wip/harbor:
==> flow/design.v (excerpt) <==
module kmer_hash_top(
    input  logic        clk_out,
    input  logic        reset,         
    input  logic        in_valid,
    input  logic [7:0]  in_char,
    output logic        in_ready,
    output logic        out_valid,
    output logic [63:0] out_hash,
    output logic [5:0]  out_ldz,
    output logic [31:0] out_sum
);
Size: roughly 11000 cells after synthesis, roughly 1300 flip-flops, about 0.12 mm2 of cells after synthesis.
Settings: LEC_CHECK=0, CAP_MARGIN=20, CELL_PAD_IN_SITES_DETAIL_PLACEMENT=0, CELL_PAD_IN_SITES_GLOBAL_PLACEMENT=2, CORE_MARGIN=4, CORE_UTILIZATION=44, CTS_CLUSTER_SIZE=48, GPL_ROUTABILITY_DRIVEN=0, MIN_ROUTING_LAYER=met2, PLACE_DENSITY_LB_ADDON=0.23, SETUP_SLACK_MARGIN=0.17, SLEW_MARGIN=10, TNS_END_PERCENT=50; clock period 7.5 ns.
run.sh (not shown) runs the stock make flow with config.mk's settings and CLKGATE_MAP_FILE=.
Relative to wip/harbor, the following input files were edited for wip/sierra:
# wip/harbor
export LEC_CHECK = 0
export CAP_MARGIN = 20
export CELL_PAD_IN_SITES_DETAIL_PLACEMENT = 0
export CELL_PAD_IN_SITES_GLOBAL_PLACEMENT = 2
export CORE_MARGIN = 4
export CORE_UTILIZATION = 44
export CTS_CLUSTER_SIZE = 48
export GPL_ROUTABILITY_DRIVEN = 0
export MIN_ROUTING_LAYER = met2
export PLACE_DENSITY_LB_ADDON = 0.23
export SETUP_SLACK_MARGIN = 0.17
export SLEW_MARGIN = 10
export TNS_END_PERCENT = 50
create_clock -name core_clock -period 7.5 [get_ports {clk_out}]
# wip/sierra
export LEC_CHECK = 0
export ABC_AREA = 1
export CAP_MARGIN = 20
export CORE_MARGIN = 2
export CORE_UTILIZATION = 72
export PLACE_DENSITY = 0.35
export SLEW_MARGIN = 20
create_clock -name core_clock -period 3.13 [get_ports {clk_out}]
--- outcome ---
Run status, wip/sierra: aborted in global routing (5_1_grt), error GRT-0116
Looking only at count of placed standard cells including taps, and setting everything else aside, the higher value of wip/harbor and wip/sierra goes to wip/sierra.
Die size (wip/sierra / wip/harbor): 0.60
Unique cell type count in the Yosys netlist in wip/sierra is 38% below wip/harbor.
Between wip/harbor and wip/sierra, net count of the mapped netlist is higher for wip/sierra, wip/harbor comes in under that.
Synthesized cell count (lower): wip/harbor
### wip/sierra -> wip/pepper
# wip/sierra
export LEC_CHECK = 0
export ABC_AREA = 1
export CAP_MARGIN = 20
export CORE_MARGIN = 2
export CORE_UTILIZATION = 72
export PLACE_DENSITY = 0.35
export SLEW_MARGIN = 20
create_clock -name core_clock -period 3.13 [get_ports {clk_out}]
# wip/pepper
export LEC_CHECK = 0
export CAP_MARGIN = 15
export CORE_MARGIN = 2
export CORE_UTILIZATION = 72
export CTS_CLUSTER_DIAMETER = 29
export SETUP_SLACK_MARGIN = 1.4
export SLEW_MARGIN = 20
create_clock -name core_clock -period 6.23 [get_ports {clk_out}]
==> results <==
Not one of wip/pepper and wip/sierra finished clean. wip/sierra failed in global routing (5_1_grt) with GRT-0116. Taking wip/sierra as the reference point, the total nets after synthesis of wip/pepper falls by 281. Taking wip/sierra as the reference point, the unique cell type count in the Yosys netlist of wip/pepper rises by 31. wip/sierra → wip/pepper: post-detailed-placement half-perimeter wirelength saw a decrease; synthesis area per yosys climbed 0.0013 mm2; placed cell area lower. Cmp wip/pepper and wip/sierra / proportion of synthesized area in mux cells / lower: wip/sierra. Area share of fa/ha/maj cells after synthesis: wip/pepper < wip/sierra. wip/pepper vs. wip/sierra: number of gates given a new drive strength after cts went down by 335.
The inputs of wip/willow differ from those of wip/pepper as listed below.
# wip/pepper
export LEC_CHECK = 0
export CAP_MARGIN = 15
export CORE_MARGIN = 2
export CORE_UTILIZATION = 72
export CTS_CLUSTER_DIAMETER = 29
export SETUP_SLACK_MARGIN = 1.4
export SLEW_MARGIN = 20
create_clock -name core_clock -period 6.23 [get_ports {clk_out}]
# wip/willow
export LEC_CHECK = 0
export CAP_MARGIN = 20
export CORE_MARGIN = 2
export CORE_UTILIZATION = 40
export SLEW_MARGIN = 20
create_clock -name core_clock -period 7.5 [get_ports {clk_out}]
--- outcome ---
- The run showing the smaller worst-case vdd ir drop is wip/willow.
- Final area, wip/willow and wip/pepper, higher one = wip/pepper.
- wip/willow went all the way through synthesis, placement and routing and the layout is clean on timing, DRC and antenna.
- wip/pepper → wip/willow: global routing met3 resource utilization shrank by 6.8 points, register clock-pin slew on the reported worst setup and hold paths closely matched the old numbers, routed wire length fell by 11%, met2 layer wire length in the routed design fell about 7%.
- Row post-CTS setup-driven buffer insertion count: wip/willow lower / wip/pepper higher
The inputs of wip/juniper differ from those of wip/willow as listed below.
# wip/willow
export LEC_CHECK = 0
export CAP_MARGIN = 20
export CORE_MARGIN = 2
export CORE_UTILIZATION = 40
export SLEW_MARGIN = 20
create_clock -name core_clock -period 7.5 [get_ports {clk_out}]
# wip/juniper
export LEC_CHECK = 0
export CAP_MARGIN = 20
export CELL_PAD_IN_SITES_DETAIL_PLACEMENT = 2
export CORE_MARGIN = 4
export CORE_UTILIZATION = 71
export GPL_ROUTABILITY_DRIVEN = 0
export MIN_ROUTING_LAYER = met2
export PLACE_DENSITY_LB_ADDON = 0.22
export SLEW_MARGIN = 20
export TNS_END_PERCENT = 50
create_clock -name core_clock -period 7.5 [get_ports {clk_out}]
==> comparison <==
wip/juniper never completed, since it errored out during detailed placement (3_5_place_dp). Reported for wip/willow and wip/juniper, area fraction in compound gates after synthesis turned out identical to the last digit. Comparing wip/juniper against wip/willow, there is no change at all in number of enable flip-flop cells. Taking wip/willow as the reference, in wip/juniper share of synthesized cell area in full adder, half adder and majority cells stayed essentially flat, die size fell by 42%, area fraction in and, or, nand and nor cells stayed essentially flat. Per the comparison of wip/juniper with wip/willow, synthesized netlist cell count has remained practically unchanged; height of the die shows a reduction of 24%; number of rows in the core area now sits lower; total core area now sits lower; area of the synthesized netlist per yosys stat now sits at about the same level. Measured against each other, wip/willow and wip/juniper differ in floorplan utilization, the lower figure coming from wip/willow.
Here is what was changed in the inputs of wip/amber compared with wip/juniper.
# wip/juniper
export LEC_CHECK = 0
export CAP_MARGIN = 20
export CELL_PAD_IN_SITES_DETAIL_PLACEMENT = 2
export CORE_MARGIN = 4
export CORE_UTILIZATION = 71
export GPL_ROUTABILITY_DRIVEN = 0
export MIN_ROUTING_LAYER = met2
export PLACE_DENSITY_LB_ADDON = 0.22
export SLEW_MARGIN = 20
export TNS_END_PERCENT = 50
create_clock -name core_clock -period 7.5 [get_ports {clk_out}]
# wip/amber
export LEC_CHECK = 0
export CAP_MARGIN = 20
export CELL_PAD_IN_SITES_DETAIL_PLACEMENT = 0
export CELL_PAD_IN_SITES_GLOBAL_PLACEMENT = 2
export CORE_MARGIN = 4
export CORE_UTILIZATION = 71
export GPL_ROUTABILITY_DRIVEN = 1
export MIN_ROUTING_LAYER = met2
export SETUP_SLACK_MARGIN = 0.17
export SLEW_MARGIN = 20
export TNS_END_PERCENT = 50
create_clock -name core_clock -period 7.5 [get_ports {clk_out}]
Results
- wip/amber terminated abnormally: global placement without I/O (3_1_place_gp_skip_io) reported GPL-0301.
- wip/amber against wip/juniper: total cell area reported by yosys after synthesis stayed essentially flat, yosys cell count level, simple-gate portion of the synthesized area has remained practically unchanged, width of the die was more or less identical.


== lane 1 ==
kmer_hash_top again, from the RTL that the note above started with.
Design kmer_hash_top, start of the top module:
module kmer_hash_top(
    input  logic        clk_out,
    input  logic        reset,         
    input  logic        in_valid,
    input  logic [7:0]  in_char,
    output logic        in_ready,
    output logic        out_valid,
    output logic [63:0] out_hash,
    output logic [5:0]  out_ldz,
    output logic [31:0] out_sum
);
    logic [247:0] data;
    logic [4:0]   count;
    logic         busy;
    logic         start;
    logic [61:0]  coded_kmer;  logic coded_ready;
    logic [61:0]  k_canon;     logic canon_ready;
    logic [63:0]  hash_result; logic hash_ready;
    logic [5:0]   ldz;         logic ldz_ready;
    logic [31:0]  sum_ldz;
    assign in_ready = ~busy;
    always_ff @(posedge clk_out) begin
        if(reset==0) begin
            data<=0;
            count<=0;
            busy<=0;
            start<=0;
        end
        else begin
            start<=0;
  ...
clock: 6.12 ns
lec_check: 0
cap_margin: 20
core_margin: 2
core_utilization: 72
cts_cluster_size: 100
place_density: 0.78
setup_slack_margin: 1.78
slew_margin: 20
The flow completed for lane 1, but it is not clean: the layout still shows negative setup slack.
## Diff of input files: lane 4 against lane 1
Settings: removing SETUP_SLACK_MARGIN (formerly 1.78); changing CTS_CLUSTER_SIZE from 100 to 52.
### Flow results
Pre-CTS setup slack on lane 4 is up relative to lane 1. On layout overhead on the synthesized area, the higher figure sits with lane 1, not lane 4. The flow for lane 4 finished, though final verification flagged negative setup slack. Layout checks on lane 1: not met. Flow itself completed; violations: negative setup slack. Compared lane 4 vs lane 1, and number of clock-tree buffers in the layout is up in lane 4.


Starting RTL as in the previous note.
export LEC_CHECK = 0
export ABC_AREA = 1
export CAP_MARGIN = 20
export CORE_MARGIN = 2
export CORE_UTILIZATION = 72
export CTS_CLUSTER_DIAMETER = 399
export CTS_CLUSTER_SIZE = 13
export PLACE_DENSITY_LB_ADDON = 0.14
export SLEW_MARGIN = 20
create_clock -name core_clock -period 3.12 [get_ports {clk_out}]
The starting point failed in global routing (5_1_grt).
==> next run, changes <==
- ABC_AREA: 1 -> not set
- CORE_UTILIZATION: 72 -> 44
- CTS_CLUSTER_DIAMETER: 399 -> not set
- CTS_CLUSTER_SIZE: 13 -> not set
- PLACE_DENSITY_LB_ADDON: 0.14 -> not set
- clock period: 3.12 -> 5.96 ns (I/O delays scaled with it)
After rerunning: Now the flow finished but failed the layout checks on negative setup slack; synthesized area went up slightly; die size went up by well over a third; synthesized cell count went down by a few percent.
==> next run, changes <==
- ABC_AREA: not set -> 1
- CORE_UTILIZATION: 44 -> 72
- CTS_CLUSTER_SIZE: not set -> 76
- PLACE_DENSITY: not set -> 0.35
- clock period: 5.96 -> 3.1 ns (I/O delays scaled with it)
Effect:
- Now the flow never finished: it broke off in global routing (5_1_grt) (GRT-0116)
- synthesized cell count came out higher by 2.6%
- synthesized area drops by 1.1%
- die area is lower by 39%
==> next run, changes <==
- ABC_AREA: 1 -> not set
- CORE_UTILIZATION: 72 -> 66
- CTS_CLUSTER_SIZE: 76 -> not set
- GPL_ROUTABILITY_DRIVEN: not set -> 0
- HOLD_SLACK_MARGIN: not set -> 0.1
- PLACE_DENSITY: 0.35 -> not set
- clock period: 3.1 -> 5.96 ns (I/O delays scaled with it)
Effect:
- Now the flow completed and failed the layout checks on negative setup slack
- die size went up by 10%
- area after synthesis went up by 1.1%
- synthesized cell count went down by 2.5%


oak:
Starting RTL as in the previous note.
make LEC_CHECK=0 CAP_MARGIN=40 CORE_MARGIN=2 CORE_UTILIZATION=72 CTS_CLUSTER_DIAMETER=29 CTS_CLUSTER_SIZE=25 GPL_TIMING_DRIVEN=1 MAX_ROUTING_LAYER=met5 PLACE_DENSITY_LB_ADDON=0.21 SETUP_SLACK_MARGIN=0.14 SLEW_MARGIN=20 TNS_END_PERCENT=40 finish   # period 5.75 ns
STATUS run=oak STAGES=ALL_DONE FINAL_CHECKS=FAILED CAUSE=negative setup slack
For pine, these inputs were changed with respect to oak:
==> flow/config.mk <==
export PLATFORM = sky130hd
export DESIGN_NAME = kmer_hash_top
export DESIGN_NICKNAME = kmer_hash_top
export VERILOG_FILES = /design/flow/design.v
export SDC_FILE = /design/flow/constraint.sdc
export NUM_CORES = 4
export LEC_CHECK = 0
export CAP_MARGIN = 20
export CORE_MARGIN = 2
export CORE_UTILIZATION = 20
export SLEW_MARGIN = 20
==> flow/constraint.sdc <==
create_clock -name core_clock -period 7.24 [get_ports {clk_out}]
set_input_delay 1.4480 -clock core_clock [delete_from_list [all_inputs] [get_ports {clk_out}]]
set_output_delay 1.4480 -clock core_clock [all_outputs]
set_load 0.01 [all_outputs]
--- outcome ---
pine: flow completed, timing, DRC and antenna clean
Fraction of area in registers in pine is 1.5 points higher than in oak
Between oak and pine, total power draw decreased.
Measured against each other, pine and oak differ in number of global-route vias before repair, the higher figure coming from oak.
Relative to oak, cell area has gone down in pine.
Changes observed in pine relative to oak: combinational share of power barely changed, final cell count climbed 4695, wire length dropped 21%.
Part of the cycle the worst path needs: pine lower than oak
Number of buffers and inverters on the critical path in pine is 2 above oak.
Relative to pine, the following input files were edited for birch:
--- a/flow/config.mk
+++ b/flow/config.mk
@@ -10 +10 @@
-export CORE_UTILIZATION = 20
+export CORE_UTILIZATION = 40
==> results <==
- All of pine and birch finish clean.
- The core of birch is more densely filled than that of pine.
- When the final numbers for pine and birch were put side by side, the antenna diode instance count turned out to be smaller in pine.
- Total power of pine is on par with birch.
- Minimum setup slack in the final design came out lower on birch than on pine.
- Sequential share of power of pine is on par with birch.
Modified inputs, maple compared to birch
--- a/flow/config.mk
+++ b/flow/config.mk
@@ -10 +10,2 @@
-export CORE_UTILIZATION = 40
+export CORE_UTILIZATION = 72
+export PLACE_DENSITY_LB_ADDON = 0.2
==> flow/constraint.sdc <==
create_clock -name core_clock -period 6.12 [get_ports {clk_out}]
set_input_delay 1.2240 -clock core_clock [delete_from_list [all_inputs] [get_ports {clk_out}]]
set_output_delay 1.2240 -clock core_clock [all_outputs]
set_load 0.01 [all_outputs]
### Flow results
Although it ran to completion, maple produced a layout that fails the final checks because of negative setup slack. The total power in maple sits 17% above the value recorded for birch. | weighted congestion reported at the end of routability-driven placement | maple vs birch | about 7% higher |. Delta (maple minus birch): synthesized area neither gained nor lost much, relative contribution of sequential cells to total power went up. Taking maple as 1.0, birch lands at 0.858 on power of the clock network.


kmer_hash_top again, from the RTL that the note above started with.
==> flow/config.mk <==
export PLATFORM = sky130hd
export DESIGN_NAME = kmer_hash_top
export DESIGN_NICKNAME = kmer_hash_top
export VERILOG_FILES = /design/flow/design.v
export SDC_FILE = /design/flow/constraint.sdc
export NUM_CORES = 4
export LEC_CHECK = 0
export CAP_MARGIN = 20
export CORE_MARGIN = 2
export CORE_UTILIZATION = 71
export CTS_CLUSTER_DIAMETER = 273
export CTS_CLUSTER_SIZE = 34
export MAX_ROUTING_LAYER = met4
export SETUP_SLACK_MARGIN = 0.98
export SLEW_MARGIN = 20
==> flow/constraint.sdc <==
create_clock -name core_clock -period 3.78 [get_ports {clk_out}]
set_input_delay 0.7560 -clock core_clock [delete_from_list [all_inputs] [get_ports {clk_out}]]
set_output_delay 0.7560 -clock core_clock [all_outputs]
set_load 0.01 [all_outputs]
The baseline died in global routing (5_1_grt).
Rerun with:
CAP_MARGIN = 15   (was 20)
CORE_UTILIZATION = 72   (was 71)
CTS_CLUSTER_DIAMETER = 29   (was 273)
CTS_CLUSTER_SIZE = unset   (was 34)
SETUP_SLACK_MARGIN = 1.66   (was 0.98)
clock period = 6.23 ns   (was 3.78 ns; I/O delays follow)
Result:
- Now the flow finished but failed the layout checks on setup timing
- synthesized cell count does not change
- synthesized area stays the same
- die size shrinks slightly
Rerun with:
ABC_AREA = 1   (was unset)
CAP_MARGIN = 20   (was 15)
CTS_CLUSTER_DIAMETER = unset   (was 29)
MAX_ROUTING_LAYER = unset   (was met4)
PLACE_DENSITY_LB_ADDON = 0.14   (was unset)
SETUP_SLACK_MARGIN = unset   (was 1.66)
clock period = 3.79 ns   (was 6.23 ns; I/O delays follow)
=> The new run died in global routing (5_1_grt); synthesized cell count goes up by 2.6%; die area goes down by 1.1%; synthesized area goes down by about 1.1%.
Rerun with:
ABC_AREA = unset   (was 1)
CORE_UTILIZATION = 40   (was 72)
PLACE_DENSITY_LB_ADDON = unset   (was 0.14)
SETUP_SLACK_MARGIN = 0.36   (was unset)
clock period = 7.24 ns   (was 3.79 ns; I/O delays follow)
- This time the run finished with timing, DRC and antenna clean
- die area is higher by 81%
- area after synthesis is higher by 1.1%
- synthesized cell count is lower by 2.5%
No activity file was given, so power comes from the tool's default toggle rates.
